## design/flow/run.sh

```bash
#!/bin/bash
# the make line also repeats each setting of config.mk as NAME=value (left out here)
make -C /OpenROAD-flow-scripts/flow DESIGN_CONFIG=/design/flow/config.mk WORK_HOME=/design/flow/orfs CLKGATE_MAP_FILE= finish
```

## design/flow/config.mk

```make
export PLATFORM = sky130hd
export DESIGN_NAME = fifo
export DESIGN_NICKNAME = fifo
export VERILOG_FILES = /design/flow/design.v
export SDC_FILE = /design/flow/constraint.sdc
export NUM_CORES = 4
export LEC_CHECK = 0
export CAP_MARGIN = 20
export CORE_MARGIN = 2
export CORE_UTILIZATION = 68
export CTS_CLUSTER_SIZE = 36
export PLACE_DENSITY = 0.6
export SLEW_MARGIN = 20
```

## design/flow/constraint.sdc

```tcl
create_clock -name core_clock -period 4.7 [get_ports {clk}]
set_input_delay 0.9400 -clock core_clock [delete_from_list [all_inputs] [get_ports {clk}]]
set_output_delay 0.9400 -clock core_clock [all_outputs]
set_load 0.01 [all_outputs]
```

## design/flow/design.v

```verilog
module invert (input wire i, output wire o);
   assign o = !i;
endmodule
module and2 (input wire i0, i1, output wire o);
  assign o = i0 & i1;
endmodule
module or2 (input wire i0, i1, output wire o);
  assign o = i0 | i1;
endmodule
module xor2 (input wire i0, i1, output wire o);
  assign o = i0 ^ i1;
endmodule
module and3 (input wire i0, i1, i2, output wire o);
   wire t;
   and2 and2_0 (i0, i1, t);
   and2 and2_1 (i2, t, o);
endmodule
module or3 (input wire i0, i1, i2, output wire o);
   wire t;
   or2 or2_0 (i0, i1, t);
   or2 or2_1 (i2, t, o);
endmodule
module xor3 (input wire i0, i1, i2, output wire o);
   wire t;
   xor2 xor2_0 (i0, i1, t);
   xor2 xor2_1 (i2, t, o);
endmodule
module and5(input wire i0, i1, i2, i3, i4, output wire o);
  wire t1;
  and3 a1(i0,i1,i2,t1);
  and3 a2(i3,i4,t1,o);
endmodule
module or5(input wire i0, i1, i2, i3, i4, output wire o);
  wire t1;
  or3 o1(i0,i1,i2,t1);
  or3 o2(i3,i4,t1,o);
endmodule
module mux2 (input wire i0, i1, j, output wire o);
  assign o = (j==0)?i0:i1;
endmodule
module mux4 (input wire [0:3] i, input wire j1, j0, output wire o);
  wire  t0, t1;
  mux2 mux2_0 (i[0], i[1], j0, t0);
  mux2 mux2_1 (i[2], i[3], j0, t1);
  mux2 mux2_2 (t0, t1, j1, o);
endmodule
module mux8 (input wire [0:7] i, input wire j2, j1, j0, output wire o);
  wire  t0, t1;
  mux4 mux4_0 (i[0:3], j1, j0, t0);
  mux4 mux4_1 (i[4:7], j1, j0, t1);
  mux2 mux2_0 (t0, t1, j2, o);
endmodule
module mux16 (input wire [0:15] i, input wire j3, j2, j1, j0, output wire o);
  wire  t0, t1;
  mux8 mux8_0 (i[0:7], j2, j1, j0, t0);
  mux8 mux8_1 (i[8:15], j2, j1, j0, t1);
  mux2 mux2_0 (t0, t1, j3, o);
endmodule
module demux2 (input wire i, j, output wire o0, o1);
  assign o0 = (j==0)?i:1'b0;
  assign o1 = (j==1)?i:1'b0;
endmodule
module demux4 (input wire i, input wire j1, j0, output wire [0:3] o);
  wire  t0, t1;
  demux2 demux2_0 (i, j1, t0, t1);
  demux2 demux2_1 (t0, j0, o[0], o[1]);
  demux2 demux2_2 (t1, j0, o[2], o[3]);
endmodule
module demux8 (input wire i, j2, j1, j0, output wire [0:7] o);
  wire  t0, t1;
  demux2 demux2_0 (i, j2, t0, t1);
  demux4 demux4_0 (t0, j1, j0, o[0:3]);
  demux4 demux4_1 (t1, j1, j0, o[4:7]);
endmodule
module demux16 (input wire i, j3, j2, j1, j0, output wire [0:15] o);
  wire  t0, t1;
  demux2 demux2_0 (i, j3, t0, t1);
  demux8 demux4_0 (t0, j2, j1, j0, o[0:7]);
  demux8 demux4_1 (t1, j2, j1, j0, o[8:15]);
endmodule
module df (input wire clk, in, output wire out);
  reg df_out;
  always@(posedge clk) df_out <= in;
  assign out = df_out;
endmodule
module dfr (input wire clk, reset, in, output wire out);
  wire reset_, df_in;
  invert invert_0 (reset, reset_);
  and2 and2_0 (in, reset_, df_in);
  df df_0 (clk, df_in, out);
endmodule
module dfr16 (input wire clk,reset, input wire [15:0] in, output wire [15:0] out);
  dfr d0(clk,reset, in[0], out[0]);
  dfr d1(clk,reset, in[1], out[1]);
  dfr d2(clk,reset, in[2], out[2]);
  dfr d3(clk,reset, in[3], out[3]);
  dfr d4(clk,reset, in[4], out[4]);
  dfr d5(clk,reset, in[5], out[5]);
  dfr d6(clk,reset, in[6], out[6]);
  dfr d7(clk,reset, in[7], out[7]);
  dfr d8(clk,reset, in[8], out[8]);
  dfr d9(clk,reset, in[9], out[9]);
  dfr d10(clk,reset, in[10], out[10]);
  dfr d11(clk,reset, in[11], out[11]);
  dfr d12(clk,reset, in[12], out[12]);
  dfr d13(clk,reset, in[13], out[13]);
  dfr d14(clk,reset, in[14], out[14]);
  dfr d15(clk,reset, in[15], out[15]);
endmodule
module dfrl (input wire clk, reset, load, in, output wire out);
  wire _in;
  mux2 mux2_0(out, in, load, _in);
  dfr dfr_1(clk, reset, _in, out);
endmodule
module ha(input wire i0, i1, output wire sum, cout);
  xor2 _i0(i0, i1, sum);
  and2 _i1(i0, i1, cout);
endmodule
module fa (input wire i0, i1, cin, output wire sum, cout);
   wire t0, t1, t2;
   xor3 _i0 (i0, i1, cin, sum);
   and2 _i1 (i0, i1, t0);
   and2 _i2 (i1, cin, t1);
   and2 _i3 (cin, i0, t2);
   or3 _i4 (t0, t1, t2, cout);
endmodule
module addsub (input wire addsub, i0, i1, cin, output wire sumdiff, cout);
  wire t;
  fa _i0 (i0, t, cin, sumdiff, cout);
  xor2 _i1 (i1, addsub, t);
endmodule
module bin_counter(input wire clk, reset, in, output wire[3:0] out);
    wire[3:0] t0,t1;
    dfrl d0(clk,reset,in,t0[0],out[0]);
    dfrl d1(clk,reset,in,t0[1],out[1]);
    dfrl d2(clk,reset,in,t0[2],out[2]);
    dfrl d3(clk,reset,in,t0[3],out[3]);
    ha h0(out[0],in,t0[0],t1[0]);
    ha h1(out[1],t1[0],t0[1],t1[1]);
    ha h2(out[2],t1[1],t0[2],t1[2]);
    ha h3(out[3],t1[2],t0[3],t1[3]);
endmodule
module reg_file_slice (input wire clk, reset, wr, rd, input wire [3:0] rd_addr, wr_addr, input wire d_in, output wire d_out);
	wire [0:15] t1,t2;
	wire t3;
	demux16 dm1(wr, wr_addr[3], wr_addr[2], wr_addr[1], wr_addr[0], t1);
	dfrl d0 (clk,reset,t1[0] ,d_in,t2[0]);
	dfrl d1 (clk,reset,t1[1] ,d_in,t2[1]);
	dfrl d2 (clk,reset,t1[2] ,d_in,t2[2]);
	dfrl d3 (clk,reset,t1[3] ,d_in,t2[3]);
	dfrl d4 (clk,reset,t1[4] ,d_in,t2[4]);
	dfrl d5 (clk,reset,t1[5] ,d_in,t2[5]);
	dfrl d6 (clk,reset,t1[6] ,d_in,t2[6]);
	dfrl d7 (clk,reset,t1[7] ,d_in,t2[7]);
	dfrl d8 (clk,reset,t1[8] ,d_in,t2[8]);
	dfrl d9 (clk,reset,t1[9] ,d_in,t2[9]);
	dfrl d10(clk,reset,t1[10],d_in,t2[10]);
	dfrl d11(clk,reset,t1[11],d_in,t2[11]);
	dfrl d12(clk,reset,t1[12],d_in,t2[12]);
	dfrl d13(clk,reset,t1[13],d_in,t2[13]);
	dfrl d14(clk,reset,t1[14],d_in,t2[14]);
    dfrl d15(clk,reset,t1[15],d_in,t2[15]);
	mux16 m1(t2, rd_addr[3], rd_addr[2], rd_addr[1], rd_addr[0], t3);
	and2 a1(t3, rd, d_out);
endmodule
module full_empty(input wire[3:0] front,rear, output wire full, empty);
	wire [3:0] t,out;
	wire t1,t2;
	addsub as1(1, front[0], rear[0], 1, out[0], t[0]);
	addsub as2(1, front[1], rear[1], t[0], out[1], t[1]);
	addsub as3(1, front[2], rear[2], t[1], out[2], t[2]);
	addsub as4(1, front[3], rear[3], t[2], out[3], t[3]);
	invert i1(t[3],t1);
	and5 a1(out[0],out[1],out[2],out[3],1'b1,full);
	or5 o1(out[0],out[1],out[2],out[3],t1,t2);
	invert i2(t2,empty);
endmodule
module memory(input wire clk, reset, wr, rd, input wire[3:0] wr_addr, rd_addr, input wire[15:0] d_in, output wire[15:0] d_out);
	reg_file_slice r0 (clk,reset,wr,rd,rd_addr,wr_addr,d_in[0], d_out[0]);
	reg_file_slice r1 (clk,reset,wr,rd,rd_addr,wr_addr,d_in[1], d_out[1]);
	reg_file_slice r2 (clk,reset,wr,rd,rd_addr,wr_addr,d_in[2], d_out[2]);
	reg_file_slice r3 (clk,reset,wr,rd,rd_addr,wr_addr,d_in[3], d_out[3]);
	reg_file_slice r4 (clk,reset,wr,rd,rd_addr,wr_addr,d_in[4], d_out[4]);
	reg_file_slice r5 (clk,reset,wr,rd,rd_addr,wr_addr,d_in[5], d_out[5]);
	reg_file_slice r6 (clk,reset,wr,rd,rd_addr,wr_addr,d_in[6], d_out[6]);
	reg_file_slice r7 (clk,reset,wr,rd,rd_addr,wr_addr,d_in[7], d_out[7]);
	reg_file_slice r8 (clk,reset,wr,rd,rd_addr,wr_addr,d_in[8], d_out[8]);
	reg_file_slice r9 (clk,reset,wr,rd,rd_addr,wr_addr,d_in[9], d_out[9]);
	reg_file_slice r10(clk,reset,wr,rd,rd_addr,wr_addr,d_in[10],d_out[10]);
	reg_file_slice r11(clk,reset,wr,rd,rd_addr,wr_addr,d_in[11],d_out[11]);
	reg_file_slice r12(clk,reset,wr,rd,rd_addr,wr_addr,d_in[12],d_out[12]);
	reg_file_slice r13(clk,reset,wr,rd,rd_addr,wr_addr,d_in[13],d_out[13]);
	reg_file_slice r14(clk,reset,wr,rd,rd_addr,wr_addr,d_in[14],d_out[14]);
	reg_file_slice r15(clk,reset,wr,rd,rd_addr,wr_addr,d_in[15],d_out[15]);
endmodule
module fifo(input wire clk,reset,wr,rd, input wire[15:0] d_in, output wire full,empty, output wire[15:0] d_out);
	wire[3:0] front,rear;
	wire[15:0] t;
	wire front_inc,rear_inc,full_,empty_;
	full_empty f0(front,rear,full,empty);
	invert i0(full,full_);
	invert i1(empty,empty_);
	and2 a1(wr,full_,front_inc);
	bin_counter bc0(clk,reset,front_inc,front);
	and2 a2(rd,empty_,rear_inc);
	bin_counter bc1(clk,reset,rear_inc,rear);
	memory m0(clk, reset, front_inc, rear_inc, front, rear, d_in, t);
	dfr16 d0(clk, reset, t, d_out);
endmodule
```

==> results.ini, run 1 <==
[timing]
max_slew_margin_pct = 31.32
rsz0062_at_grt = false
layout_setup_ws_ns = 0.4091
max_freq_ghz = 0.2331
finalMaxSlewViolations = 0
fin_crit_ns = 4.291
hold_viol_final = 0
post-route-period-util_pct = 91.30
fin_skew_ns = 0.007990
setup_viol = 0
whs_ns = 0.4524
worstMarginPinSlew_ns = 1.027
fin_tns_setup_ns = 0

[clock_tree]
cts_resized = 0
clockBufferDepth = 3
cts_buffers = 29
cts_tree = done
cts.sinks = 280
cts_hold_buffers = 0
path_clk_slew_ns = 0.06
clockRootBuffer = clkbuf_16
cts_setup_buffers = 0
cts.htree.levels = 1
clock.latency.late_pin_ns = 0.54

[min_path]
hold_path_depth = 2
min_to = m0.r6.d4.dfr_1.df_0.df_out$_DFF_P_
holdCritStartpoint = m0.r6.d4.dfr_1.df_0.df_out$_DFF_P_
min_path_type = flip-flop to flip-flop

[power_and_ir_drop]
switching_power_uw = 1330
switching_share_pct = 24.94
ir_drop_mv = 0.3075
internal_power_uw = 4002
pg_clk_uw = 2260
p_per_area_mw_per_mm2 = 406.2
clockPowerShare_pct = 42.5
power_frac_comb_pct = 11.9
maxPowerGroup = registers
pwr-share-seq_pct = 45.6
leakage_uw = 0.004272
pg_comb_uw = 636
powerSeq_uw = 2430

[placed_design]
dpl_cell_area_mm2 = 0.01217
dp_slack_ns = 0.9639
port_buffers = 37
gp_congestion = 0.8278
hpwl_mm = 17.77

[worst_setup_path]
cp_top_family = adder cells
ff2ff_path_depth = 12
rr_startpoint = bc0.d0.dfr_1.df_0.df_out$_DFF_P_
cp.depth = 10
crit_start = bc0.d0.dfr_1.df_0.df_out$_DFF_P_
ff2ff_setup_slack_ns = 1.05
reg2reg_to = m0.r3.d13.dfr_1.df_0.df_out$_DFF_P_
cp_data_arrival_time_ns = 3.35
slowest_stage = clkdlybuf4s50_1
path_cells = inv_1 -> ha_1 -> inv_1 -> fa_1 -> fa_1 -> inv_1 -> fa_1 -> nand4bb_1 -> inv_2 -> clkdlybuf4s50_1
crit_end = full
cp_slowest_stage_delay_ns = 0.52
worstSetupPathType = flip-flop to primary output
path_buffers = 5
cp_data_required_time_ns = 3.76
start_kind = flip-flop
critPathMaxFanout = 15
endpoint_kind = primary output

[route]
ant_nets = 0
drt_wl_total_mm = 32.36
drtPass1Iterations = 5
via_per_inst = 6.096
drc = 0
wl_per_cell_um = 20.45
diodes = 0
vias = 9644
drt_iter0_markers = 894

[yosys]
postSynthAreaPerCell_um2 = 8.745
netlist.top_cell.by_area = dfxtp_1
yosys_cells = 1399
enable_flop_cells = 0
logic_family = simple AND/OR/NAND/NOR gates
synth_cells = 1399
ys_warn_count = 6
fp_nets = 1429
compound_area_share_pct = 11.77
ys_sh_simple_pct = 19.81
ys_seq_share_pct = 45.82
ys_area_mm2 = 0.01223
synth-async-reset-ratio_pct = 0
synthXorXnorAreaFrac_pct = 0.1432
netlist_top_cells_count = nand2_1 (520), dfxtp_1 (280), a21oi_1 (253), mux4_2 (64), buf_2 (46)
yosysMostFrequentCell = nand2_1
synth_adder_area_share_pct = 1.207
top_area_share_pct = 45.82
synth_cell_types = 35
topCellsByArea = dfxtp_1 (46%), nand2_1 (16%), mux4_2 (12%), a21oi_1 (10%), mux2i_1 (2.6%)
ys.flop_type = dfxtp_1
synth_flops = 280
netlist_area_mm2 = 0.01223
mux_share_pct = 14.40

[grt]
grt-ovfl-total = 0
track_usage_pct = 33.32
grt_pass1_wl_mm = 50.69
grt_pass1_vias = 9285
antenna_found_initial = 0
grt_max_degree = 158

[floorplanning]
fp.dieH_um = 138.1
fp-row-count = 49
core_area_mm2 = 0.01778
fp-utilization_pct = 68.81
io-pin-count = 38
die_w_um = 138.1
chipArea_mm2 = 0.01908

[job]
cap_violations = 0
warnings = 32

[status]
outcome = complete, no violations

[layout]
final_util_pct = 73.82
fin_area_mm2 = 0.01313
syn_to_final_growth_pct = 7.282
layout.nets = 1361

metrics by stage:
stage	power, uW	cells
after floorplan	2962	1399
after global placement	3109	1529
after detailed placement	3116	1529
after CTS	5349	1582
after global routing	5486	1582
final	5332	1582
layer usage:
metal | routed length [um] | global-route usage, % | vias to the layer above
li1 | - | - | 4549
met1 | 13110 | 44.71 | 4617
met2 | 15630 | 55.78 | 422
met3 | 3001 | 6.373 | 56
met4 | 624 | 9.398 | 0
met5 | 0 | 0 | -
layout make-up:
class | count | area, um2
tap | 229 | 286.5
sequential | 280 | 5614
clock buffer | 46 | 889.6
multi-input combinational | 966 | 5791
fill | 1368 | 4654
inverter | 9 | 33.78
timing repair buffer | 45 | 446.7
clock inverter | 7 | 63.81
==> run 2, diff against run 1 <==
- ABC_AREA: default -> 1
- CORE_ASPECT_RATIO: default -> 1.36
- CORE_UTILIZATION: 68 -> 72
- CTS_CLUSTER_DIAMETER: default -> 37
- CTS_CLUSTER_SIZE: 36 -> 10
- HOLD_SLACK_MARGIN: default -> 0.3
- PLACE_DENSITY: 0.6 -> 0.36
- SETUP_SLACK_MARGIN: default -> -0.25
- SLEW_MARGIN: 20 -> 40
- TNS_END_PERCENT: default -> 10
- clock period: 4.7 -> 2.49 ns (I/O delays scaled with it)
==> run 2 against run 1 <==
Net effect: clock skew is 0.0098 ns higher; core utilization is 14 points higher; via count is 57% higher; setup slack worse by 1.2 ns; synthesized area is 14% higher; the layout now fails its checks (setup timing); combinational power went up to 5.3 times the previous value; flip-flop count stayed put; critical endpoint is now m0.r10.d8.dfr_1.df_0.df_out$_DFF_P_; critical path type is now flip-flop to flip-flop; die size is 7.8% higher; worst hold slack better by 0.024 ns.
==> results.ini, run 2 <==
[placed_design]
dp_slack_ns = -0.5276
hpwl_mm = 19.99
port_buffers = 37
gp_congestion = 0.7895

[floorplanning]
fp-row-count = 59
fp-utilization_pct = 73.12
core_area_mm2 = 0.01912
fp.dieH_um = 166.5
die_w_um = 123.5
chipArea_mm2 = 0.02056
io-pin-count = 38

[worst_setup_path]
worstSetupPathType = flip-flop to flip-flop
endpoint_kind = flip-flop
slowest_stage = fa_1
crit_end = m0.r10.d8.dfr_1.df_0.df_out$_DFF_P_
rr_startpoint = bc0.d0.dfr_1.df_0.df_out$_DFF_P_
path_cells = clkinv_4 -> ha_4 -> inv_2 -> fa_2 -> fa_2 -> inv_2 -> fa_1 -> nor2_1 -> nand2_2 -> buf_6 -> buf_6 -> nand4_1 -> buf_4 -> nor2_4 -> clkbuf_16 -> nand3_1 -> nand2_1 -> nor2_1
cp.depth = 18
cp_data_required_time_ns = 2.90
crit_start = bc0.d0.dfr_1.df_0.df_out$_DFF_P_
cp_slowest_stage_delay_ns = 0.54
critPathMaxFanout = 18
reg2reg_to = m0.r10.d8.dfr_1.df_0.df_out$_DFF_P_
ff2ff_setup_slack_ns = -0.83
ff2ff_path_depth = 18
cp_data_arrival_time_ns = 3.73
cp_top_family = adder cells
path_buffers = 7
start_kind = flip-flop

[power_and_ir_drop]
ir_drop_mv = 0.9734
internal_power_uw = 8909
pg_clk_uw = 5230
pg_comb_uw = 3390
switching_share_pct = 33.42
switching_power_uw = 4472
powerSeq_uw = 4770
leakage_uw = 0.006553
clockPowerShare_pct = 39.1
pwr-share-seq_pct = 35.6
p_per_area_mw_per_mm2 = 801.4
power_frac_comb_pct = 25.3
maxPowerGroup = the clock network

[timing]
rsz0062_at_grt = true
layout_setup_ws_ns = -0.8334
finalMaxSlewViolations = 0
max_freq_ghz = 0.3009
worstMarginPinSlew_ns = 0.8742
fin_crit_ns = 3.323
setup_viol = 281
max_slew_margin_pct = 41.72
fin_tns_setup_ns = -155.08
fin_skew_ns = 0.01782
post-route-period-util_pct = 133.5
hold_viol_final = 0

[yosys]
ys.flop_type = dfxtp_1
top_area_share_pct = 40.10
ys_seq_share_pct = 40.10
yosys_cells = 2118
logic_family = simple AND/OR/NAND/NOR gates
enable_flop_cells = 0
synth_flops = 280
synthXorXnorAreaFrac_pct = 0
ys_sh_simple_pct = 37.27
synth_cell_types = 21
topCellsByArea = dfxtp_1 (40%), nand3_1 (14%), nand2_1 (14%), a21oi_1 (11%), nor2_1 (8.1%)
netlist_area_mm2 = 0.01398
mux_share_pct = 0
netlist_top_cells_count = nand2_1 (520), nand3_1 (404), a21oi_1 (306), nor2_1 (300), dfxtp_1 (280)
synth_adder_area_share_pct = 1.056
synth_cells = 2118
ys_area_mm2 = 0.01398
fp_nets = 2148
compound_area_share_pct = 11.78
postSynthAreaPerCell_um2 = 6.600
ys_warn_count = 6
synth-async-reset-ratio_pct = 0
netlist.top_cell.by_area = dfxtp_1
yosysMostFrequentCell = nand2_1

[clock_tree]
clock.latency.late_pin_ns = 0.52
cts_buffers = 38
cts.sinks = 280
clockBufferDepth = 3
cts_tree = done
cts.htree.levels = 2
path_clk_slew_ns = 0.06
clockRootBuffer = clkbuf_16
cts_hold_buffers = 0

[min_path]
holdCritStartpoint = m0.r8.d13.dfr_1.df_0.df_out$_DFF_P_
min_path_type = flip-flop to flip-flop
hold_path_depth = 2
min_to = m0.r8.d13.dfr_1.df_0.df_out$_DFF_P_

[job]
warnings = 31
cap_violations = 0

[route]
wl_per_cell_um = 19.65
drt_wl_total_mm = 45.92
drtPass1Iterations = 6
drt_iter0_markers = 2501
vias = 15183
drt-met1-wl_mm = 15.87
highest_layer = met4
via_per_inst = 6.497
ant_nets = 0
wl_met2_mm = 21.53
drc = 0
wl_met3_mm = 5.214
diodes = 0

[layout]
n_fill_cell = 1050
syn_to_final_growth_pct = 19.43
layout.nets = 2106

[grt]
track_usage_pct = 41.85
grt_pass1_vias = 14189
grt-ovfl-total = 0
antenna_found_initial = 0
grt_max_degree = 96
grt_pass1_wl_mm = 69.45

[status]
check-failures = setup timing
outcome = failed layout checks

==> run 2: layout make-up <==
class,instances,area [um2],share of cell area (%)
clock buffers,47,1089,6.520
clock inverters,10,110.1,0.6595
inverters,50,198.9,1.192
multi-input cells,1573,7599,45.51
flip-flops and latches,280,5615,33.63
well taps,244,305.3,1.829
repair buffers,133,1779,10.66
==> run 2: layer usage <==
layer  vias to the layer above  GRT usage [%]
met3                       295          8.527
met2                      1131          67.75
li1                       6830              -
met5                         -              0
met1                      6927          48.98
met4                         0          28.56
==> run 2: stage by stage <==
stage / power (uW) / area (um2) / hold WS, ns / std cells / util (%)
finish: 13380 / 16700 / 0.4761 / 2337 / 87.32
CTS: 13120 / 16310 / 0.4732 / 2329 / 85.29
floorplan: 7056 / 14120 / 0.4519 / 2118 / -
global route: 13790 / 16700 / 0.4966 / 2337 / 87.32
detailed placement: 7894 / 14330 / 0.4675 / 2245 / 74.95
global placement: 7814 / 14300 / 0.4598 / 2244 / 74.81
==> run 2: repair_timing <==
item	CTS	global route
pin swaps	20	33
setup buffers	14	6
setup endpoints to repair	263	268
resized	90	79
gates cloned	13	4
==> run 3, diff against run 2 <==
- ABC_AREA: 1 -> default
- CORE_ASPECT_RATIO: 1.36 -> default
- CORE_UTILIZATION: 72 -> 66
- CTS_CLUSTER_DIAMETER: 37 -> default
- CTS_CLUSTER_SIZE: 10 -> default
- HOLD_SLACK_MARGIN: 0.3 -> default
- PLACE_DENSITY: 0.36 -> default
- SETUP_SLACK_MARGIN: -0.25 -> default
- SLEW_MARGIN: 40 -> 20
- TNS_END_PERCENT: 10 -> default
- clock period: 2.49 -> 3.23 ns (I/O delays scaled with it)
==> run 3 against run 2 <==
Net effect: still fails the layout checks on setup timing; core utilization decreased by 11 points; setup slack improved by 0.79 ns; power decreased by 39%; largest power group unchanged; worst hold slack got worse by 0.027 ns; clock skew about the same; synthesized area decreased by 12%; first-iteration DRC count decreased by 74%.
==> results.ini, run 3 <==
[status]
outcome = failed layout checks
check-failures = setup timing

[power_and_ir_drop]
p_per_area_mw_per_mm2 = 592.5
maxPowerGroup = the clock network
switching_power_uw = 2050
finalPower_uw = 8172
ir_drop_mv = 0.4627
switching_share_pct = 25.08
pwr-share-seq_pct = 43.3
power_frac_comb_pct = 13.3
pg_clk_uw = 3550
leakage_uw = 0.004570
internal_power_uw = 6122
pg_comb_uw = 1080
powerSeq_uw = 3530
clockPowerShare_pct = 43.5

[yosys]
synth_cell_types = 35
ys_warn_count = 6
netlist.top_cell.by_area = dfxtp_1
compound_area_share_pct = 11.77
ys_seq_share_pct = 45.82
ys_sh_simple_pct = 19.81
enable_flop_cells = 0
synthXorXnorAreaFrac_pct = 0.1432
netlist_top_cells_count = nand2_1 (520), dfxtp_1 (280), a21oi_1 (253), mux4_2 (64), buf_2 (46)
synth_flops = 280
yosys_cells = 1399
synth_cells = 1399
yosysMostFrequentCell = nand2_1
logic_family = simple AND/OR/NAND/NOR gates
top_area_share_pct = 45.82
synth_adder_area_share_pct = 1.207
postSynthAreaPerCell_um2 = 8.745
mux_share_pct = 14.40
ys.flop_type = dfxtp_1
topCellsByArea = dfxtp_1 (46%), nand2_1 (16%), mux4_2 (12%), a21oi_1 (10%), mux2i_1 (2.6%)
netlist_area_mm2 = 0.01223
fp_nets = 1429
ys_area_mm2 = 0.01223
synth-async-reset-ratio_pct = 0

[worst_setup_path]
slowest_stage = fa_1
worstSetupPathType = flip-flop to primary output
crit_start = bc0.d0.dfr_1.df_0.df_out$_DFF_P_
rr_startpoint = bc0.d0.dfr_1.df_0.df_out$_DFF_P_
path_cells = inv_2 -> ha_4 -> inv_2 -> fa_2 -> fa_2 -> inv_2 -> fa_1 -> nand4bb_4 -> inv_2 -> buf_6
start_kind = flip-flop
path_buffers = 5
crit_top_cell = inv_2
critPathMaxFanout = 2
cp_data_arrival_time_ns = 2.63
cp.depth = 10
cp_slowest_stage_delay_ns = 0.40
cp_top_family = adder cells
endpoint_kind = primary output
ff2ff_path_depth = 17
ff2ff_setup_slack_ns = 0.11
crit_end = full
reg2reg_to = bc0.d3.dfr_1.df_0.df_out$_DFF_P_
cp_data_required_time_ns = 2.58

[floorplanning]
chipArea_mm2 = 0.01964
io-pin-count = 38
fp-utilization_pct = 67.64
core_area_mm2 = 0.01809
die_w_um = 140.2
fp.dieH_um = 140.2
fp-row-count = 49

[layout]
layout.nets = 1408
instances_no_fill = 1629
fin_area_mm2 = 0.01379
syn_to_final_growth_pct = 12.73

[timing]
layout_setup_ws_ns = -0.04667
worstMarginPinSlew_ns = 1.031
whs_ns = 0.4496
finalMaxSlewViolations = 0
fin_crit_ns = 3.277
fin_skew_ns = 0.01776
fin_tns_setup_ns = -0.04762
rsz0062_at_grt = true
post-route-period-util_pct = 101.4
hold_viol_final = 0
setup_viol = 2
max_slew_margin_pct = 31.29
max_freq_ghz = 0.3052

[route]
via_per_inst = 5.971
wl_per_cell_um = 19.77
drc = 0
drt_wl_total_mm = 32.21
vias = 9727
drt_iter0_markers = 661
drtPass1Iterations = 22
ant_nets = 0
diodes = 0

[clock_tree]
clock.latency.late_pin_ns = 0.55
cts_buffers = 30
cts_hold_buffers = 0
clockBufferDepth = 3
cts.sinks = 280
path_clk_slew_ns = 0.06
clockRootBuffer = clkbuf_16
cts_tree = done
cts.htree.levels = 1

[job]
warnings = 33
cap_violations = 0

[grt]
grt_pass1_wl_mm = 51.29
track_usage_pct = 33.20
grt-ovfl-total = 0
grt_pass1_vias = 9569
grt_max_degree = 132
antenna_found_initial = 1

[placed_design]
dp_cells = 1572
port_buffers = 37
gp_congestion = 0.8017
dpl_cell_area_mm2 = 0.01262
hpwl_mm = 18.68

[min_path]
holdCritStartpoint = m0.r5.d15.dfr_1.df_0.df_out$_DFF_P_
min_path_type = flip-flop to flip-flop
hold_path_depth = 2
min_to = m0.r5.d15.dfr_1.df_0.df_out$_DFF_P_

run 3: cell type report:
type,instances,area [um2]
timing repair buffer,91,850.8
sequential,280,5615
tap,229,286.5
clock buffer,48,950.9
fill,1311,4294
multi-input combinational,966,5964
inverter,9,36.28
clock inverter,6,87.58
run 3: per-stage QoR:
| step | utilization, % | setup WS (ns) |
|---|---|---|
| 2_1_floorplan | - | -0.09103 |
| 3_3_place_gp | 69.76 | 0.03703 |
| 3_5_place_dp | 69.76 | 0.01043 |
| 4_1_cts | 75.68 | -0.08903 |
| 5_1_grt | 76.26 | -0.1822 |
| 6_report | 76.26 | -0.04667 |
run 3: metal layers:
layer | part of all wire (%) | track usage [%]
met5 | 0.040 | 0
met2 | 51 | 58.02
met4 | 2.0 | 10.05
met3 | 6.7 | 5.675
met1 | 41 | 42.45
run 3: what timing repair did:
action	CTS	global route
setup buffers	3	2
resized	14	21
setup endpoints to repair	2	125
pin swaps	5	7
==> run 4, diff against run 3 <==
- CORE_UTILIZATION: 66 -> 60
- PLACE_DENSITY: default -> 0.6
- clock period: 3.23 -> 2.5 ns (I/O delays scaled with it)
==> run 4 against run 3 <==
Net effect: the layout still fails its checks (setup timing); clock power is 22% higher; register-to-register slack got worse by 0.66 ns; sequential power is 29% higher; core utilization increased by 5.1 points; die size is 9.7% higher; critical path depth did not move; highest routed layer is now met4.
==> results.ini, run 4 <==
[route]
drtPass1Iterations = 5
vias = 10690
drt_wl_total_mm = 40.32
drc = 0
drt_iter0_markers = 1015
diodes = 0
ant_nets = 0
wl_per_cell_um = 23.46
via_per_inst = 6.219

[clock_tree]
clock.latency.late_pin_ns = 0.55
clockRootBuffer = clkbuf_16
path_clk_slew_ns = 0.06
cts_hold_buffers = 0
cts_buffers = 29
cts.sinks = 280
cts.htree.levels = 1
cts_tree = done
clockBufferDepth = 3

[timing]
fin_skew_ns = 0.01325
layout_setup_ws_ns = -0.6797
setup_viol = 282
max_slew_margin_pct = 20.52
finalMaxSlewViolations = 0
hold_viol_final = 0
rsz0062_at_grt = true
fin_crit_ns = 3.180
max_freq_ghz = 0.3145
post-route-period-util_pct = 127.2
fin_tns_setup_ns = -116.28
worstMarginPinSlew_ns = 1.190

[power_and_ir_drop]
internal_power_uw = 7804
pwr-share-seq_pct = 43.2
maxPowerGroup = registers
power_frac_comb_pct = 15.8
leakage_uw = 0.005279
ir_drop_mv = 0.6577
switching_power_uw = 2774
switching_share_pct = 26.23
p_per_area_mw_per_mm2 = 647.1
pg_comb_uw = 1670
pg_clk_uw = 4340
powerSeq_uw = 4570
finalPower_uw = 10580
clockPowerShare_pct = 41.0

[yosys]
compound_area_share_pct = 11.77
top_area_share_pct = 45.82
netlist_top_cells_count = nand2_1 (520), dfxtp_1 (280), a21oi_1 (253), mux4_2 (64), buf_2 (46)
synth_flops = 280
yosysMostFrequentCell = nand2_1
synth_cells = 1399
netlist_area_mm2 = 0.01223
ys_sh_simple_pct = 19.81
topCellsByArea = dfxtp_1 (46%), nand2_1 (16%), mux4_2 (12%), a21oi_1 (10%), mux2i_1 (2.6%)
ys.flop_type = dfxtp_1
fp_nets = 1429
yosys_cells = 1399
enable_flop_cells = 0
synth_cell_types = 35
netlist.top_cell.by_area = dfxtp_1
ys_seq_share_pct = 45.82
postSynthAreaPerCell_um2 = 8.745
mux_share_pct = 14.40
logic_family = simple AND/OR/NAND/NOR gates
synth_adder_area_share_pct = 1.207
synthXorXnorAreaFrac_pct = 0.1432
ys_warn_count = 6
synth-async-reset-ratio_pct = 0
ys_area_mm2 = 0.01223

[worst_setup_path]
path_cells = inv_2 -> ha_4 -> inv_2 -> fa_2 -> fa_2 -> inv_2 -> fa_1 -> nand4bb_4 -> inv_2 -> buf_6
rr_startpoint = bc0.d0.dfr_1.df_0.df_out$_DFF_P_
crit_start = bc0.d0.dfr_1.df_0.df_out$_DFF_P_
worstSetupPathType = flip-flop to primary output
cp_slowest_stage_delay_ns = 0.42
crit_end = full
ff2ff_path_depth = 17
endpoint_kind = primary output
path_buffers = 5
cp.depth = 10
cp_data_required_time_ns = 2.00
start_kind = flip-flop
cp_data_arrival_time_ns = 2.68
cp_top_family = adder cells
slowest_stage = fa_1
ff2ff_setup_slack_ns = -0.55
reg2reg_to = bc0.d3.dfr_1.df_0.df_out$_DFF_P_
crit_top_cell = inv_2
critPathMaxFanout = 2

[grt]
grt_pass1_vias = 10278
antenna_found_initial = 0
grt-ovfl-total = 0
grt_max_degree = 140
track_usage_pct = 35.43
grt_pass1_wl_mm = 58.92

[status]
check-failures = setup timing
outcome = failed layout checks

[layout]
n_fill_cell = 1217
layout.nets = 1458
logic_area_mm2 = 0.007400
syn_to_final_growth_pct = 33.62
regArea_mm2 = 0.005618
fin_area_mm2 = 0.01635

[job]
warnings = 35
cap_violations = 0

[placed_design]
hpwl_mm = 19.48
dpl_cell_area_mm2 = 0.01324
dp_slack_ns = -0.6086
port_buffers = 37
gp_congestion = 0.7727

[min_path]
min_path_type = flip-flop to flip-flop
holdCritStartpoint = m0.r13.d15.dfr_1.df_0.df_out$_DFF_P_
min_to = m0.r13.d15.dfr_1.df_0.df_out$_DFF_P_
hold_path_depth = 2

[floorplanning]
fp-row-count = 52
fp-utilization_pct = 60.85
die_w_um = 146.8
io-pin-count = 38
core_area_mm2 = 0.02010
chipArea_mm2 = 0.02155
fp.dieH_um = 146.8

[run 4: metal layers]
metal	up-vias	share of wire, %	track usage, %
li1	4775	-	-
met1	5223	38	46.22
met2	523	48	59.93
met3	169	7.7	4.534
met4	0	6.0	14.90
met5	-	0	0
[run 4: what timing repair did]
| item | CTS | global route |
|---|---|---|
| resized | 98 | 324 |
| pin swaps | 48 | 166 |
| setup buffers | 13 | 7 |
| endpoints found under the setup margin | 282 | 282 |
| gates cloned | 20 | 2 |
[run 4: area by class of cell]
class / instances / area share, %
Clock buffer: 47 / 5.526
Clock inverter: 5 / 0.3368
Inverter: 9 / 0.2220
Multi-Input combinational cell: 968 / 45.27
Sequential cell: 280 / 34.37
Tap cell: 270 / 2.067
Timing Repair Buffer: 140 / 12.22
[run 4: metrics by stage]
step                      hold slack (ns)  util [%]  instances
after CTS                          0.4516     75.16       1714
after global placement             0.4386     65.85       1635
after global routing               0.4661     81.31       1719
final                              0.4522     81.31       1719
after detailed placement           0.4442     65.85       1635
after floorplan                    0.4331         -       1399
==> run 5, diff against run 4 <==
- ABC_AREA: default -> 0
- CELL_PAD_IN_SITES_DETAIL_PLACEMENT: default -> 1
- CORE_ASPECT_RATIO: default -> 1.71
- CORE_MARGIN: 2 -> 3
- CORE_UTILIZATION: 60 -> 24
- CTS_CLUSTER_SIZE: default -> 37
- GPL_ROUTABILITY_DRIVEN: default -> 0
- MIN_ROUTING_LAYER: default -> met1
- PLACE_DENSITY: 0.6 -> default
- PLACE_DENSITY_LB_ADDON: default -> 0.05
- TNS_END_PERCENT: default -> 60
- clock period: 2.5 -> 3.38 ns (I/O delays scaled with it)
==> run 5 against run 4 <==
Net effect: the layout still fails its checks (setup timing); worst hold slack hardly changed; sequential power is 26% lower; combinational power is 29% lower; setup slack better by 0.60 ns; largest cell class unchanged.
==> results.ini, run 5 <==
[power_and_ir_drop]
finalPower_uw = 8041
leakage_uw = 0.004742
switching_power_uw = 2192
ir_drop_mv = 0.3249
powerSeq_uw = 3380
pg_comb_uw = 1180
maxPowerGroup = the clock network
internal_power_uw = 5849
clockPowerShare_pct = 43.4
pwr-share-seq_pct = 42.0
power_frac_comb_pct = 14.7
switching_share_pct = 27.26
p_per_area_mw_per_mm2 = 551.9
pg_clk_uw = 3490

[yosys]
netlist.top_cell.by_area = dfxtp_1
yosys_cells = 1399
synth-async-reset-ratio_pct = 0
topCellsByArea = dfxtp_1 (46%), nand2_1 (16%), mux4_2 (12%), a21oi_1 (10%), mux2i_1 (2.6%)
logic_family = simple AND/OR/NAND/NOR gates
ys.flop_type = dfxtp_1
netlist_top_cells_count = nand2_1 (520), dfxtp_1 (280), a21oi_1 (253), mux4_2 (64), buf_2 (46)
mux_share_pct = 14.40
enable_flop_cells = 0
ys_warn_count = 6
yosysMostFrequentCell = nand2_1
top_area_share_pct = 45.82
synth_cells = 1399
ys_sh_simple_pct = 19.81
ys_seq_share_pct = 45.82
postSynthAreaPerCell_um2 = 8.745
ys_area_mm2 = 0.01223
synth_adder_area_share_pct = 1.207
synthXorXnorAreaFrac_pct = 0.1432
fp_nets = 1429
netlist_area_mm2 = 0.01223
compound_area_share_pct = 11.77
synth_cell_types = 35
synth_flops = 280

[clock_tree]
clockBufferDepth = 3
cts.sinks = 280
cts_tree = done
path_clk_slew_ns = 0.06
cts_buffers = 31
clock.latency.late_pin_ns = 0.57
cts_hold_buffers = 0
clockRootBuffer = clkbuf_16
cts.htree.levels = 1

[grt]
grt_max_degree = 128
track_usage_pct = 18.20
antenna_found_initial = 1
grt-ovfl-total = 0
grt_pass1_wl_mm = 72.17
grt_pass1_vias = 10542

[floorplanning]
fp-utilization_pct = 24.43
fp.dieH_um = 301.2
chipArea_mm2 = 0.05382
io-pin-count = 38
core_area_mm2 = 0.05007
fp-row-count = 107
die_w_um = 178.7

[placed_design]
port_buffers = 37
hpwl_mm = 30.14
dp_slack_ns = -0.02306
dpl_cell_area_mm2 = 0.01323

[timing]
max_freq_ghz = 0.2892
max_slew_margin_pct = 38.55
setup_viol = 1
hold_viol_final = 0
rsz0062_at_grt = true
post-route-period-util_pct = 102.3
worstMarginPinSlew_ns = 0.9188
layout_setup_ws_ns = -0.07790
finalMaxSlewViolations = 0
fin_skew_ns = 0.01013
fin_crit_ns = 3.458

[min_path]
min_to = m0.r14.d6.dfr_1.df_0.df_out$_DFF_P_
hold_path_depth = 2
holdCritStartpoint = m0.r14.d6.dfr_1.df_0.df_out$_DFF_P_
min_path_type = flip-flop to flip-flop

[worst_setup_path]
rr_startpoint = bc0.d0.dfr_1.df_0.df_out$_DFF_P_
start_kind = flip-flop
crit_top_cell = inv_2
crit_end = full
worstSetupPathType = flip-flop to primary output
path_cells = inv_1 -> ha_1 -> inv_2 -> fa_2 -> fa_2 -> inv_2 -> fa_1 -> nand4bb_4 -> inv_2 -> buf_12 -> buf_6
cp_top_family = adder cells
cp.depth = 11
ff2ff_setup_slack_ns = 0.09
slowest_stage = fa_1
critPathMaxFanout = 3
reg2reg_to = bc0.d3.dfr_1.df_0.df_out$_DFF_P_
crit_start = bc0.d0.dfr_1.df_0.df_out$_DFF_P_
cp_data_required_time_ns = 2.70
cp_data_arrival_time_ns = 2.78
endpoint_kind = primary output
ff2ff_path_depth = 18
path_buffers = 6
cp_slowest_stage_delay_ns = 0.40

[route]
wl_per_cell_um = 23.37
drt_iter0_markers = 493
diodes = 0
ant_nets = 0
drt_wl_total_mm = 48.70
drc = 0
via_per_inst = 4.724
vias = 9844
drtPass1Iterations = 5

[layout]
n_fill_cell = 5865
syn_to_final_growth_pct = 19.08
fin_area_mm2 = 0.01457
layout.nets = 1438

[status]
check-failures = setup timing
outcome = failed layout checks

[job]
cap_violations = 0
warnings = 32

-- run 5: repair_timing --
| action | CTS | global route |
|---|---|---|
| setup buffers | 10 | 8 |
| resized | 11 | 21 |
| endpoints found under the setup margin | 6 | 75 |
| cloned | 0 | 1 |
| pin swaps | 6 | 11 |
-- run 5: final cells by class --
class | instances | area, um2 | share of cell area, %
flip-flops and latches | 280 | 5615 | 38.54
repair buffers | 120 | 1209 | 8.296
clock inverters | 9 | 100.1 | 0.6870
multi-input cells | 966 | 5871 | 40.30
inverters | 9 | 33.78 | 0.2319
well taps | 654 | 818.3 | 5.617
clock buffers | 46 | 922.1 | 6.329
-- run 5: metrics by stage --
stage	TNS, ns	util [%]	hold WS (ns)	std cells
6_report	-0.07790	29.10	0.4521	2084
5_1_grt	-0.7085	29.10	0.4691	2084
4_1_cts	-0.1609	28.64	0.4540	2075
3_5_place_dp	-0.03506	26.42	0.4458	2010
3_3_place_gp	-0.08250	26.39	0.4384	2009
2_1_floorplan	0	-	0.4331	1399
-- run 5: per-layer routing --
layer,vias up,wire length [um],track usage [%]
li1,4695,-,-
met1,4962,20110,22.14
met2,135,26160,34.13
met3,50,1492,1.890
met4,2,921,3.900
met5,-,13,0
==> run 6, diff against run 5 <==
- ABC_AREA: 0 -> 1
- CAP_MARGIN: 20 -> 10
- CELL_PAD_IN_SITES_DETAIL_PLACEMENT: 1 -> default
- CELL_PAD_IN_SITES_GLOBAL_PLACEMENT: default -> 0
- CORE_ASPECT_RATIO: 1.71 -> default
- CORE_MARGIN: 3 -> 2
- CORE_UTILIZATION: 24 -> 72
- CTS_CLUSTER_DIAMETER: default -> 363
- CTS_CLUSTER_SIZE: 37 -> 22
- GPL_ROUTABILITY_DRIVEN: 0 -> default
- HOLD_SLACK_MARGIN: default -> 0.29
- MIN_ROUTING_LAYER: met1 -> default
- PLACE_DENSITY: default -> 0.65
- PLACE_DENSITY_LB_ADDON: 0.05 -> default
- SETUP_SLACK_MARGIN: default -> -0.15
- SLEW_MARGIN: 20 -> 40
- TNS_END_PERCENT: 60 -> 90
- clock period: 3.38 -> 3.0 ns (I/O delays scaled with it)
==> run 6 against run 5 <==
Net effect: setup slack worse by 0.11 ns; the layout still fails its checks (setup timing); first-iteration DRC count rose to 3.0 times the previous value; sequential power grew 17%; die size decreased by 62%; sequential share of layout area fell by 0.25 points; synthesized area rose by 14%; power is 8.8% higher; critical path depth did not move.
==> results.ini, run 6 <==
[status]
outcome = failed layout checks
check-failures = setup timing

[route]
diodes = 0
drt_iter0_markers = 1492
drc = 0
via_per_inst = 5.929
drtPass1Iterations = 6
ant_nets = 0
wl_per_cell_um = 15.71
vias = 13448
drt_wl_total_mm = 35.63

[grt]
grt_pass1_wl_mm = 57.94
grt_pass1_vias = 11893
track_usage_pct = 34.17
grt-ovfl-total = 0
grt_max_degree = 184
antenna_found_initial = 0

[yosys]
synthXorXnorAreaFrac_pct = 0
logic_family = simple AND/OR/NAND/NOR gates
top_area_share_pct = 40.10
yosys_cells = 2118
synth_flops = 280
synth_cells = 2118
netlist_area_mm2 = 0.01398
enable_flop_cells = 0
synth_adder_area_share_pct = 1.056
ys_warn_count = 6
yosysMostFrequentCell = nand2_1
fp_nets = 2148
compound_area_share_pct = 11.78
mux_share_pct = 0
ys.flop_type = dfxtp_1
netlist.top_cell.by_area = dfxtp_1
synth_cell_types = 21
topCellsByArea = dfxtp_1 (40%), nand3_1 (14%), nand2_1 (14%), a21oi_1 (11%), nor2_1 (8.1%)
netlist_top_cells_count = nand2_1 (520), nand3_1 (404), a21oi_1 (306), nor2_1 (300), dfxtp_1 (280)
synth-async-reset-ratio_pct = 0
ys_area_mm2 = 0.01398
postSynthAreaPerCell_um2 = 6.600
ys_sh_simple_pct = 37.27
ys_seq_share_pct = 40.10

[power_and_ir_drop]
maxPowerGroup = registers
powerSeq_uw = 3940
power_frac_comb_pct = 29.3
p_per_area_mw_per_mm2 = 596.6
ir_drop_mv = 0.5072
switching_share_pct = 35.45
pwr-share-seq_pct = 45.1
switching_power_uw = 3101
pg_clk_uw = 2240
pg_comb_uw = 2560
clockPowerShare_pct = 25.6
internal_power_uw = 5648
leakage_uw = 0.005734

[worst_setup_path]
critPathMaxFanout = 2
crit_end = full
rr_startpoint = bc0.d0.dfr_1.df_0.df_out$_DFF_P_
cp_data_required_time_ns = 2.40
ff2ff_setup_slack_ns = -0.06
cp_slowest_stage_delay_ns = 0.46
worstSetupPathType = flip-flop to primary output
path_cells = clkinv_4 -> ha_4 -> inv_2 -> fa_2 -> fa_2 -> inv_2 -> fa_1 -> nor2_2 -> nand2_2 -> inv_2 -> buf_6
path_buffers = 5
slowest_stage = fa_1
cp_top_family = adder cells
start_kind = flip-flop
endpoint_kind = primary output
cp_data_arrival_time_ns = 2.58
reg2reg_to = bc0.d2.dfr_1.df_0.df_out$_DFF_P_
cp.depth = 11
crit_start = bc0.d0.dfr_1.df_0.df_out$_DFF_P_
crit_top_cell = inv_2
ff2ff_path_depth = 17

[timing]
setup_viol = 13
finalMaxSlewViolations = 0
hold_viol_final = 0
max_freq_ghz = 0.3140
layout_setup_ws_ns = -0.1846
worstMarginPinSlew_ns = 0.8797
fin_skew_ns = 0.01582
fin_crit_ns = 3.185
max_slew_margin_pct = 41.35
post-route-period-util_pct = 106.2
rsz0062_at_grt = true
whs_ns = 0.4861

[clock_tree]
cts_hold_buffers = 0
cts_buffers = 16
cts.sinks = 280
cts.htree.levels = 1
cts_tree = done
clock.latency.late_pin_ns = 0.50
clockBufferDepth = 3
path_clk_slew_ns = 0.09
clockRootBuffer = clkbuf_16

[floorplanning]
chipArea_mm2 = 0.02055
fp.dieH_um = 143.3
core_area_mm2 = 0.01889
die_w_um = 143.3
fp-row-count = 50
io-pin-count = 38
fp-utilization_pct = 73.99

[placed_design]
gp_congestion = 0.8006
dpl_cell_area_mm2 = 0.01416
port_buffers = 37
hpwl_mm = 18.95

[min_path]
min_path_type = flip-flop to flip-flop
hold_path_depth = 2
min_to = m0.r8.d14.dfr_1.df_0.df_out$_DFF_P_
holdCritStartpoint = m0.r8.d14.dfr_1.df_0.df_out$_DFF_P_

[layout]
layout.nets = 2037
syn_to_final_growth_pct = 4.905
fin_area_mm2 = 0.01467

[job]
cap_violations = 0
warnings = 37

==> run 6: through the flow <==
step	util (%)	total power, uW	cells	setup TNS, ns	worst slack (ns)
finish	77.62	8749	2268	-0.4724	-0.1846
global route	77.62	9142	2268	-19.31	-0.2807
CTS	77.25	8686	2264	-0.8338	-0.2462
detailed placement	74.93	6485	2244	-0.1504	-0.08380
global placement	74.77	6412	2243	-0.05674	-0.05674
floorplan	-	5847	2118	-1.869	-0.2641
==> run 6: cell type report <==
| cell class | count | area, um2 |
|---|---|---|
| multi-input cells | 1573 | 7086 |
| flip-flops and latches | 280 | 5615 |
| fillers | 1531 | 4228 |
| repair buffers | 86 | 1002 |
| clock buffers | 18 | 429.2 |
| well taps | 260 | 325.3 |
| inverters | 50 | 198.9 |
| clock inverters | 1 | 8.758 |
==> run 6: timing repair <==
item                                    CTS  global route
gates resized                             9             6
setup buffers                             1             4
pin swaps                                 7             7
endpoints found under the setup margin    2            22
==> run 6: layer usage <==
layer  vias to the layer above  GRT usage (%)  routed length, um
li1                       6665              -                  -
met1                      6111          46.30              14880
met4                         0          9.598                754
met3                        63          4.332               3232
met2                       609          57.77              16760
met5                         -              0                  0
==> run 7, diff against run 6 <==
- CAP_MARGIN: 10 -> 20
- CELL_PAD_IN_SITES_GLOBAL_PLACEMENT: 0 -> default
- CTS_CLUSTER_DIAMETER: 363 -> default
- CTS_CLUSTER_SIZE: 22 -> 10
- HOLD_SLACK_MARGIN: 0.29 -> default
- PLACE_DENSITY: 0.65 -> 0.6
- SETUP_SLACK_MARGIN: -0.15 -> 0.92
- SLEW_MARGIN: 40 -> 20
- TNS_END_PERCENT: 90 -> 5
- clock period: 3.0 -> 3.4 ns (I/O delays scaled with it)
==> run 7 against run 6 <==
Net effect: combinational power down 4%; critical endpoint is now m0.r5.d7.dfr_1.df_0.df_out$_DFF_P_; largest power group unchanged; synthesized area is the same; largest cell class unchanged; still fails the layout checks on setup timing; clock skew is 0.0036 ns higher; core utilization rose by 6.3 points.
==> results.ini, run 7 <==
[worst_setup_path]
path_cells = clkinv_4 -> ha_4 -> inv_2 -> fa_2 -> fa_2 -> inv_2 -> fa_1 -> nor2_1 -> nand2_2 -> buf_6 -> buf_6 -> nand4_1 -> buf_6 -> buf_4 -> buf_12 -> nor2_4 -> a21oi_1 -> nor2_1
crit_start = bc0.d0.dfr_1.df_0.df_out$_DFF_P_
endpoint_kind = flip-flop
path_buffers = 8
ff2ff_path_depth = 18
slowest_stage = fa_1
cp.depth = 18
cp_data_arrival_time_ns = 3.92
ff2ff_setup_slack_ns = -0.03
start_kind = flip-flop
rr_startpoint = bc0.d0.dfr_1.df_0.df_out$_DFF_P_
reg2reg_to = m0.r5.d7.dfr_1.df_0.df_out$_DFF_P_
cp_top_family = adder cells
crit_top_cell = buf_6
worstSetupPathType = flip-flop to flip-flop
cp_slowest_stage_delay_ns = 0.53
critPathMaxFanout = 12
crit_end = m0.r5.d7.dfr_1.df_0.df_out$_DFF_P_
cp_data_required_time_ns = 3.89

[floorplanning]
die_w_um = 143.3
fp-utilization_pct = 73.99
io-pin-count = 38
core_area_mm2 = 0.01889
fp.dieH_um = 143.3
fp-row-count = 50
chipArea_mm2 = 0.02055

[yosys]
synth_adder_area_share_pct = 1.056
ys.flop_type = dfxtp_1
postSynthAreaPerCell_um2 = 6.600
netlist.top_cell.by_area = dfxtp_1
topCellsByArea = dfxtp_1 (40%), nand3_1 (14%), nand2_1 (14%), a21oi_1 (11%), nor2_1 (8.1%)
fp_nets = 2148
netlist_top_cells_count = nand2_1 (520), nand3_1 (404), a21oi_1 (306), nor2_1 (300), dfxtp_1 (280)
enable_flop_cells = 0
ys_area_mm2 = 0.01398
ys_sh_simple_pct = 37.27
ys_warn_count = 6
synth_cell_types = 21
top_area_share_pct = 40.10
ys_seq_share_pct = 40.10
yosys_cells = 2118
synth_cells = 2118
synth-async-reset-ratio_pct = 0
logic_family = simple AND/OR/NAND/NOR gates
synthXorXnorAreaFrac_pct = 0
yosysMostFrequentCell = nand2_1
synth_flops = 280
compound_area_share_pct = 11.78
netlist_area_mm2 = 0.01398
mux_share_pct = 0

[clock_tree]
cts_hold_buffers = 0
cts.htree.levels = 1
clock.latency.late_pin_ns = 0.56
cts.sinks = 280
clockBufferDepth = 3
clockRootBuffer = clkbuf_16
cts_tree = done
cts_buffers = 31
path_clk_slew_ns = 0.06

[timing]
layout_setup_ws_ns = -0.02503
setup_viol = 8
hold_viol_final = 0
fin_skew_ns = 0.01942
rsz0062_at_grt = true
max_freq_ghz = 0.2920
post-route-period-util_pct = 100.7
worstMarginPinSlew_ns = 1.285
finalMaxSlewViolations = 0
fin_crit_ns = 3.425
whs_ns = 0.4763
max_slew_margin_pct = 14.33

[layout]
regArea_mm2 = 0.005615
syn_to_final_growth_pct = 13.47
n_fill_cell = 1232
instances_no_fill = 2314
layout.nets = 2085
logic_area_mm2 = 0.007428

[route]
wl_per_cell_um = 19.23
drtPass1Iterations = 7
ant_nets = 0
drt_wl_total_mm = 44.51
drt_iter0_markers = 1958
via_per_inst = 6.319
drc = 0
vias = 14622
diodes = 0

[grt]
grt-ovfl-total = 0
grt_max_degree = 258
busiest_layer = met2
grt_pass1_wl_mm = 65.52
grt_pass1_vias = 12921
track_usage_pct = 39.45
grtUsageMet3_pct = 7.797
grtUsageMet1_pct = 50.02
antenna_found_initial = 0
met2_usage_pct = 64.22

[status]
outcome = failed layout checks
check-failures = setup timing

[power_and_ir_drop]
leakage_uw = 0.006191
finalPower_uw = 8790
maxPowerGroup = registers
pg_comb_uw = 2470
p_per_area_mw_per_mm2 = 554.1
internal_power_uw = 5722
pg_clk_uw = 2830
switching_share_pct = 34.90
power_frac_comb_pct = 28.1
clockPowerShare_pct = 32.2
pwr-share-seq_pct = 39.7
switching_power_uw = 3068
powerSeq_uw = 3490
ir_drop_mv = 0.4583

[placed_design]
gp_congestion = 0.7676
hpwl_mm = 17.64
port_buffers = 37
dp_cells = 2227

[min_path]
hold_path_depth = 2
holdCritStartpoint = m0.r1.d7.dfr_1.df_0.df_out$_DFF_P_
min_path_type = flip-flop to flip-flop
min_to = m0.r1.d7.dfr_1.df_0.df_out$_DFF_P_

[job]
cap_violations = 0
warnings = 37

run 7: metal layers:
layer | share of wire, % | up-vias | routed length, um
met5 | 0 | - | 0
met2 | 45 | 979 | 20050
met1 | 36 | 6618 | 16080
li1 | - | 6767 | -
met3 | 13 | 258 | 5580
met4 | 6.3 | 0 | 2796
run 7: area by class of cell:
cell class              count  area share, %
flip-flops and latches    280          35.40
clock buffers              32          4.914
inverters                  50          1.254
repair buffers            114          9.552
multi-input cells        1578          46.83
well taps                 260          2.051
run 7: repair_timing:
action	in CTS	in global routing
gates resized	34	86
pin swaps	14	55
setup endpoints to repair	282	282
setup buffers	19	15
cloned	15	6
run 7: stage by stage:
step	worst slack, ns	utilization, %	TNS [ns]	instance area [um2]
finish	-0.02503	83.96	-0.1125	15860
global route	-0.09351	83.96	-1.376	15860
CTS	0.05609	81.07	0	15320
floorplan	0.1359	-	0	14080
detailed placement	0.1096	73.89	0	13960
global placement	0.1509	73.89	0	13960
==> run 8, diff against run 7 <==
- ABC_AREA: 1 -> default
- CTS_CLUSTER_SIZE: 10 -> 25
- SETUP_SLACK_MARGIN: 0.92 -> -0.23
- TNS_END_PERCENT: 5 -> default
- clock period: 3.4 -> 2.82 ns (I/O delays scaled with it)
==> run 8 against run 7 <==
Net effect: the layout still fails its checks (setup timing); synthesized area fell by 12%; first-iteration DRC count fell by 40%; register-to-register slack got worse by 0.38 ns; global-route usage fell by 2.0 points; power rose by 0.91%; non-clock buffer count rose by 8; synthesized cell count fell by 34%; core utilization rose by 3.1 points; critical path depth fell by 8; die size fell by 12%; count of clock-buffer cells in the layout rose by 4; worst hold slack got worse by 0.18 ns; largest cell class unchanged; largest power group unchanged; highest routed layer unchanged.
==> results.ini, run 8 <==
[worst_setup_path]
path_buffers = 5
reg2reg_to = bc0.d2.dfr_1.df_0.df_out$_DFF_P_
rr_startpoint = bc0.d0.dfr_1.df_0.df_out$_DFF_P_
start_kind = flip-flop
critPathMaxFanout = 3
crit_top_cell = inv_2
cp_top_family = adder cells
endpoint_kind = primary output
cp_data_arrival_time_ns = 2.71
cp_data_required_time_ns = 2.26
ff2ff_path_depth = 17
crit_start = bc0.d0.dfr_1.df_0.df_out$_DFF_P_
ff2ff_setup_slack_ns = -0.41
cp.depth = 10
crit_end = full
slowest_stage = fa_1
worstSetupPathType = flip-flop to primary output
cp_slowest_stage_delay_ns = 0.41
path_cells = inv_2 -> ha_4 -> inv_2 -> fa_2 -> fa_2 -> inv_2 -> fa_1 -> nand4bb_4 -> inv_2 -> buf_6

[route]
ant_nets = 0
drc = 0
drtPass1Iterations = 6
drt_wl_total_mm = 35.69
drt_iter0_markers = 1167
via_per_inst = 6.412
wl_per_cell_um = 21.71
diodes = 0
vias = 10542

[timing]
worstMarginPinSlew_ns = 0.9904
fin_skew_ns = 0.01093
post-route-period-util_pct = 116.3
hold_viol_final = 0
layout_setup_ws_ns = -0.4584
rsz0062_at_grt = true
fin_crit_ns = 3.278
whs_ns = 0.3010
max_slew_margin_pct = 33.97
finalMaxSlewViolations = 0
max_freq_ghz = 0.3050
setup_viol = 280

[yosys]
topCellsByArea = dfxtp_1 (46%), nand2_1 (16%), mux4_2 (12%), a21oi_1 (10%), mux2i_1 (2.6%)
ys_seq_share_pct = 45.82
netlist_top_cells_count = nand2_1 (520), dfxtp_1 (280), a21oi_1 (253), mux4_2 (64), buf_2 (46)
yosysMostFrequentCell = nand2_1
logic_family = simple AND/OR/NAND/NOR gates
mux_share_pct = 14.40
ys_warn_count = 6
yosys_cells = 1399
ys_sh_simple_pct = 19.81
synth_cells = 1399
netlist.top_cell.by_area = dfxtp_1
compound_area_share_pct = 11.77
ys.flop_type = dfxtp_1
fp_nets = 1429
synth_cell_types = 35
synth-async-reset-ratio_pct = 0
postSynthAreaPerCell_um2 = 8.745
top_area_share_pct = 45.82
synth_adder_area_share_pct = 1.207
ys_area_mm2 = 0.01223
enable_flop_cells = 0
synth_flops = 280
netlist_area_mm2 = 0.01223
synthXorXnorAreaFrac_pct = 0.1432

[layout]
instances_no_fill = 1644
n_fill_cell = 871
layout.nets = 1436
logic_area_mm2 = 0.006146
regArea_mm2 = 0.005615
syn_to_final_growth_pct = 18.05

[floorplanning]
die_w_um = 134.4
fp-row-count = 47
core_area_mm2 = 0.01658
fp-utilization_pct = 73.77
io-pin-count = 38
chipArea_mm2 = 0.01805
fp.dieH_um = 134.4

[min_path]
min_to = m0.r6.d4.dfr_1.df_0.df_out$_DFF_P_
min_path_type = input port to flip-flop
holdCritStartpoint = reset
hold_path_depth = 2

[job]
warnings = 33
cap_violations = 0

[grt]
track_usage_pct = 37.47
grt_max_degree = 181
antenna_found_initial = 0
grt-ovfl-total = 0
grt_pass1_wl_mm = 52.98
grt_pass1_vias = 10208

[power_and_ir_drop]
maxPowerGroup = registers
ir_drop_mv = 0.5940
pg_comb_uw = 1360
clockPowerShare_pct = 39.0
power_frac_comb_pct = 15.3
internal_power_uw = 6540
pg_clk_uw = 3460
pwr-share-seq_pct = 45.7
switching_power_uw = 2330
powerSeq_uw = 4050
leakage_uw = 0.004773
p_per_area_mw_per_mm2 = 614.2
switching_share_pct = 26.27

[placed_design]
gp_congestion = 0.8485
port_buffers = 37
dp_cells = 1586
hpwl_mm = 20.05
dp_slack_ns = -0.4736

[clock_tree]
cts_hold_buffers = 0
cts.htree.levels = 1
clock.latency.late_pin_ns = 0.54
clockBufferDepth = 3
clockRootBuffer = clkbuf_16
cts_tree = done
cts.sinks = 280
path_clk_slew_ns = 0.07
cts_buffers = 27

[status]
check-failures = setup timing
outcome = failed layout checks

==> run 8: final cells by class <==
| class | instances | share of cell area (%) |
|---|---|---|
| Multi-Input combinational cell | 966 | 42.55 |
| Tap cell | 220 | 1.906 |
| Clock inverter | 11 | 0.4332 |
| Inverter | 9 | 0.2512 |
| Timing Repair Buffer | 122 | 10.57 |
| Sequential cell | 280 | 38.88 |
| Clock buffer | 36 | 5.406 |
==> run 8: stage by stage <==
stage	TNS [ns]	utilization (%)	power (uW)	cell area [um2]
floorplan	-45.03	-	4976	12460
global placement	-23.86	79.36	5276	13160
detailed placement	-51.54	79.36	5304	13160
CTS	-31.95	84.65	8720	14040
global route	-70.97	87.09	9106	14440
finish	-50.42	87.09	8870	14440
==> run 8: what timing repair did <==
| item | in CTS | in global routing |
|---|---|---|
| pin swaps | 6 | 5 |
| buffers inserted | 3 | 10 |
| gates resized | 14 | 62 |
| endpoints found under the setup margin | 24 | 53 |
| gates cloned | 0 | 5 |
==> run 8: routing by layer <==
metal | up-vias | global-route usage, % | routed length (um)
li1 | 4697 | - | -
met1 | 5044 | 48.00 | 13320
met2 | 667 | 64.74 | 17500
met3 | 134 | 5.631 | 3476
met4 | 0 | 13.74 | 1402
met5 | - | 0 | 0
==> run 9, diff against run 8 <==
- CORE_UTILIZATION: 72 -> 70
- CTS_CLUSTER_SIZE: 25 -> 31
- HOLD_SLACK_MARGIN: default -> 0.28
- PLACE_DENSITY: 0.6 -> default
- PLACE_DENSITY_LB_ADDON: default -> 0.01
- SETUP_SLACK_MARGIN: -0.23 -> 0.51
- clock period: 2.82 -> 3.59 ns (I/O delays scaled with it)
==> run 9 against run 8 <==
Net effect: count of clock-buffer cells in the layout grew 6; core utilization decreased by 3.7 points; critical path depth unchanged; critical path type unchanged; wire length up 4.1%; largest power group unchanged; global-route usage is 1.3 points lower; via count is 0.42% lower; clock skew increased by 0.0080 ns; worst hold slack improved by 0.15 ns; now clean on timing, DRC and antenna; largest cell class unchanged.
==> results.ini, run 9 <==
[clock_tree]
clockBufferDepth = 3
cts_hold_buffers = 0
cts.sinks = 280
clockRootBuffer = clkbuf_16
cts.htree.levels = 1
cts_buffers = 28
path_clk_slew_ns = 0.06
clock.latency.late_pin_ns = 0.55
cts_tree = done

[timing]
fin_tns_setup_ns = 0
fin_skew_ns = 0.01892
post-route-period-util_pct = 93.79
whs_ns = 0.4511
rsz0062_at_grt = true
max_freq_ghz = 0.2970
finalMaxSlewViolations = 0
hold_viol_final = 0
max_slew_margin_pct = 30.32
setup_viol = 0
worstMarginPinSlew_ns = 1.045
fin_crit_ns = 3.367

[power_and_ir_drop]
switching_share_pct = 25.91
pwr-share-seq_pct = 44.7
maxPowerGroup = registers
ir_drop_mv = 0.4445
p_per_area_mw_per_mm2 = 497.2
leakage_uw = 0.004687
switching_power_uw = 1845
pg_clk_uw = 2920
power_frac_comb_pct = 14.3
clockPowerShare_pct = 41.0
powerSeq_uw = 3180
internal_power_uw = 5273
pg_comb_uw = 1020

[worst_setup_path]
cp_slowest_stage_delay_ns = 0.41
crit_start = bc0.d0.dfr_1.df_0.df_out$_DFF_P_
path_buffers = 5
rr_startpoint = bc0.d0.dfr_1.df_0.df_out$_DFF_P_
slowest_stage = fa_1
ff2ff_path_depth = 19
start_kind = flip-flop
reg2reg_to = bc0.d3.dfr_1.df_0.df_out$_DFF_P_
cp_data_required_time_ns = 2.87
cp_data_arrival_time_ns = 2.65
path_cells = inv_2 -> ha_4 -> inv_2 -> fa_2 -> fa_2 -> inv_2 -> fa_1 -> nand4bb_4 -> inv_2 -> buf_6
critPathMaxFanout = 2
crit_end = full
ff2ff_setup_slack_ns = 0.30
cp_top_family = adder cells
endpoint_kind = primary output
worstSetupPathType = flip-flop to primary output
crit_top_cell = inv_2
cp.depth = 10

[yosys]
fp_nets = 1429
netlist_area_mm2 = 0.01223
enable_flop_cells = 0
synth_cells = 1399
synth_cell_types = 35
yosys_cells = 1399
yosysMostFrequentCell = nand2_1
netlist_top_cells_count = nand2_1 (520), dfxtp_1 (280), a21oi_1 (253), mux4_2 (64), buf_2 (46)
compound_area_share_pct = 11.77
ys_sh_simple_pct = 19.81
top_area_share_pct = 45.82
ys_warn_count = 6
ys_area_mm2 = 0.01223
synth-async-reset-ratio_pct = 0
topCellsByArea = dfxtp_1 (46%), nand2_1 (16%), mux4_2 (12%), a21oi_1 (10%), mux2i_1 (2.6%)
netlist.top_cell.by_area = dfxtp_1
ys.flop_type = dfxtp_1
postSynthAreaPerCell_um2 = 8.745
logic_family = simple AND/OR/NAND/NOR gates
ys_seq_share_pct = 45.82
synthXorXnorAreaFrac_pct = 0.1432
mux_share_pct = 14.40
synth_adder_area_share_pct = 1.207
synth_flops = 280

[route]
drt_wl_total_mm = 37.15
wl_per_cell_um = 22.73
drtPass1Iterations = 5
drt_iter0_markers = 1119
via_per_inst = 6.425
drc = 0
ant_nets = 0
vias = 10498

[grt]
grt_max_degree = 160
antenna_found_initial = 1
track_usage_pct = 36.13
grt_pass1_wl_mm = 51.27
grt-ovfl-total = 0
grt_pass1_vias = 9659

[floorplanning]
io-pin-count = 38
core_area_mm2 = 0.01718
fp-row-count = 48
die_w_um = 136.2
chipArea_mm2 = 0.01855
fp-utilization_pct = 71.23
fp.dieH_um = 136.2

[placed_design]
port_buffers = 37
gp_congestion = 0.8214
hpwl_mm = 18.80

[layout]
n_fill_cell = 999
layout.nets = 1419
syn_to_final_growth_pct = 17.02

[job]
cap_violations = 0
warnings = 32

[status]
outcome = complete, no violations

[min_path]
holdCritStartpoint = m0.r7.d0.dfr_1.df_0.df_out$_DFF_P_
min_path_type = flip-flop to flip-flop
hold_path_depth = 2
min_to = m0.r7.d0.dfr_1.df_0.df_out$_DFF_P_

## run 9: routing by layer
metal | vias up | GRT usage (%) | wire [um]
met2 | 668 | 60.25 | 17760
met4 | 0 | 13.08 | 1646
met3 | 146 | 4.661 | 4053
met1 | 5010 | 48.66 | 13690
li1 | 4674 | - | -
met5 | - | 0 | 0
## run 9: repair_timing
item                                    in CTS  in global routing
cloned                                       1                 14
setup buffers                                5                  2
endpoints found under the setup margin     117                279
pin swaps                                    8                 17
hold endpoints to repair                     0                  0
gates resized                               31                117
## run 9: final cells by class
cell class,count,area (um2),area share (%)
antenna,1,2.502,0.01748
clock buffer,42,814.5,5.690
clock inverter,7,91.34,0.6380
inverter,9,36.28,0.2535
multi-input combinational,969,6281,43.87
sequential,280,5615,39.22
tap,225,281.5,1.966
timing repair buffer,101,1194,8.338
## run 9: metrics by stage
step	setup WS [ns]	std cells	area [um2]	total power [uW]	util [%]
floorplan	0.2690	1399	12370	3905	-
global placement	0.3161	1562	12520	4101	72.92
detailed placement	0.2818	1562	12520	4117	72.92
CTS	0.2171	1617	13550	7014	78.86
global route	0.1587	1633	14310	7269	83.33
finish	0.2229	1634	14320	7118	83.35
Power is estimated from default activity; no workload was simulated.
